== oak ==
Design processor, start of the top module:
module processor
(
	output reg w_en,
	output reg done,
	output reg [7:0] addr,
	output reg [31:0] data_out,
	input clk,
	input rst_n,
	input start,
	input [31:0] data_in
);
	parameter RESET = 3'd0;
	parameter READ_DATA = 3'd1;
	parameter READ_INSTRUCTON = 3'd2;
	parameter DELAY = 3'd3;
	parameter EXECUTE = 3'd4;
	parameter ADD = 3'd0;
	parameter SUB = 3'd1;
	parameter MUL = 3'd2;
	parameter TR = 3'd3;
	parameter DET = 3'd4;
	reg [2:0] cs,ns;
	reg [1:0] read_data_counter;
	reg [3:0] a11,a12,a21,a22,b11,b12,b21,b22;
	always@(posedge clk or negedge rst_n)begin
		if(~rst_n) cs <= RESET;
		else cs <= ns;
	end
	always@(*)begin
		case(cs)
			RESET : ns = (start & rst_n) ? READ_DATA : RESET;
			READ_DATA : ns = (read_data_counter == 2) ? READ_INSTRUCTON : READ_DATA;
			READ_INSTRUCTON : ns = DELAY;
			DELAY : ns = EXECUTE;
			EXECUTE : ns = RESET;
			default : ns = RESET;
		endcase
	end
	always@(posedge clk or negedge rst_n)begin
		if(~rst_n)begin
			done <= 0;
			w_en <= 0;
			addr <= 8'd255;
			data_out <= 0;
			read_data_counter <= 0;
			a11 <= 0;
			a12 <= 0;
			a21 <= 0; 
			a22 <= 0;
			b11 <= 0;
			b12 <= 0;
			b21 <= 0;
			b22 <= 0;	
		end
		else begin
			case(ns)
				RESET : begin
					done <= 0;
					w_en <= 0;
					addr <= 8'd255;
					data_out <= 0;
					read_data_counter <= 0;
					a11 <= 0;
					a12 <= 0;
					a21 <= 0; 
					a22 <= 0;
					b11 <= 0;
					b12 <= 0;
					b21 <= 0;
					b22 <= 0;
				end
				READ_DATA : begin
					done <= 0;
					w_en <= 0;
					addr <= 8'd255;
					data_out <= 0;
					read_data_counter <= read_data_counter + 1;
					a11 <= data_in[3:0];
					a12 <= data_in[7:4];
					a21 <= data_in[11:8]; 
					a22 <= data_in[15:12];
					b11 <= data_in[19:16];
					b12 <= data_in[23:20];
					b21 <= data_in[27:24];
					b22 <= data_in[31:28];
				end
				READ_INSTRUCTON : begin
					done <= 0;
					w_en <= 0;
					addr <= 0;
					data_out <= 0;
					read_data_counter <= 0;
					a11 <= a11;
					a12 <= a12;
					a21 <= a21; 
					a22 <= a22;
					b11 <= b11;
					b12 <= b12;
					b21 <= b21;
					b22 <= b22;
				end
				DELAY : begin
					done <= done;
					w_en <= w_en;
					addr <= addr;
					data_out <= 0;
  ...
clock: 4.88 ns
lec_check: 0
abc_area: 1
cap_margin: 20
core_margin: 2
core_utilization: 72
cts_cluster_diameter: 28
max_routing_layer: met4
place_density_lb_addon: 0.2
setup_slack_margin: 1.18
slew_margin: 20
run.sh (not shown) runs the stock make flow with config.mk's settings and CLKGATE_MAP_FILE=.
#### Input delta (pine over oak)
- a change of SETUP_SLACK_MARGIN from 1.18 to 1.33
- a deleted ABC_AREA that had been 1
- a deleted PLACE_DENSITY_LB_ADDON that had been 0.2
- a change of the clock period (ns, I/O delays scaled along) from 4.88 to 4.7
### Flow results
Changes observed in pine relative to oak: pin count of the biggest net entering global routing rose by 3; shortest clock period the worst path allows after layout rose by 0.20 ns.
Going from oak to pine, growth of design area from synthesis to finish went up.
To summarise pine: no stage aborted, but the layout did not pass its checks, failing on setup timing.
The launch point of the critical path comes out a11[3]$_DFFE_PN0P_ in one run and a21[1]$_DFFE_PN0P_ in the other, namely in pine and oak respectively.
Modified inputs, birch compared to pine
- PLACE_DENSITY: unset -> 0.35
- SETUP_SLACK_MARGIN: 1.33 -> 1.18
- TNS_END_PERCENT: unset -> 5
- CTS_CLUSTER_SIZE: unset -> 99
- the clock period (ns, I/O delays scaled along): 4.7 -> 4.88
==> results <==
- birch completed; timing, DRC and antenna clean
- Status: fmax parity (pine, birch)
- Actual transition at the worst max-transition pin: pine and birch compared, higher one is birch
- [compare] base=pine new=birch: number of DRC markers in iteration 0 decreased by about 16% relative to the old numbers; overall via count from detail_route down 5.2%; routability congestion estimate fell about 0.9%; post-route cell area fell by about 3%.
- What pine reported for wire length of the first global-routing pass has to be multiplied by 0.923 to get the figure for birch.
- On birch: non-clock buffer count is 23 lower than what pine gave.
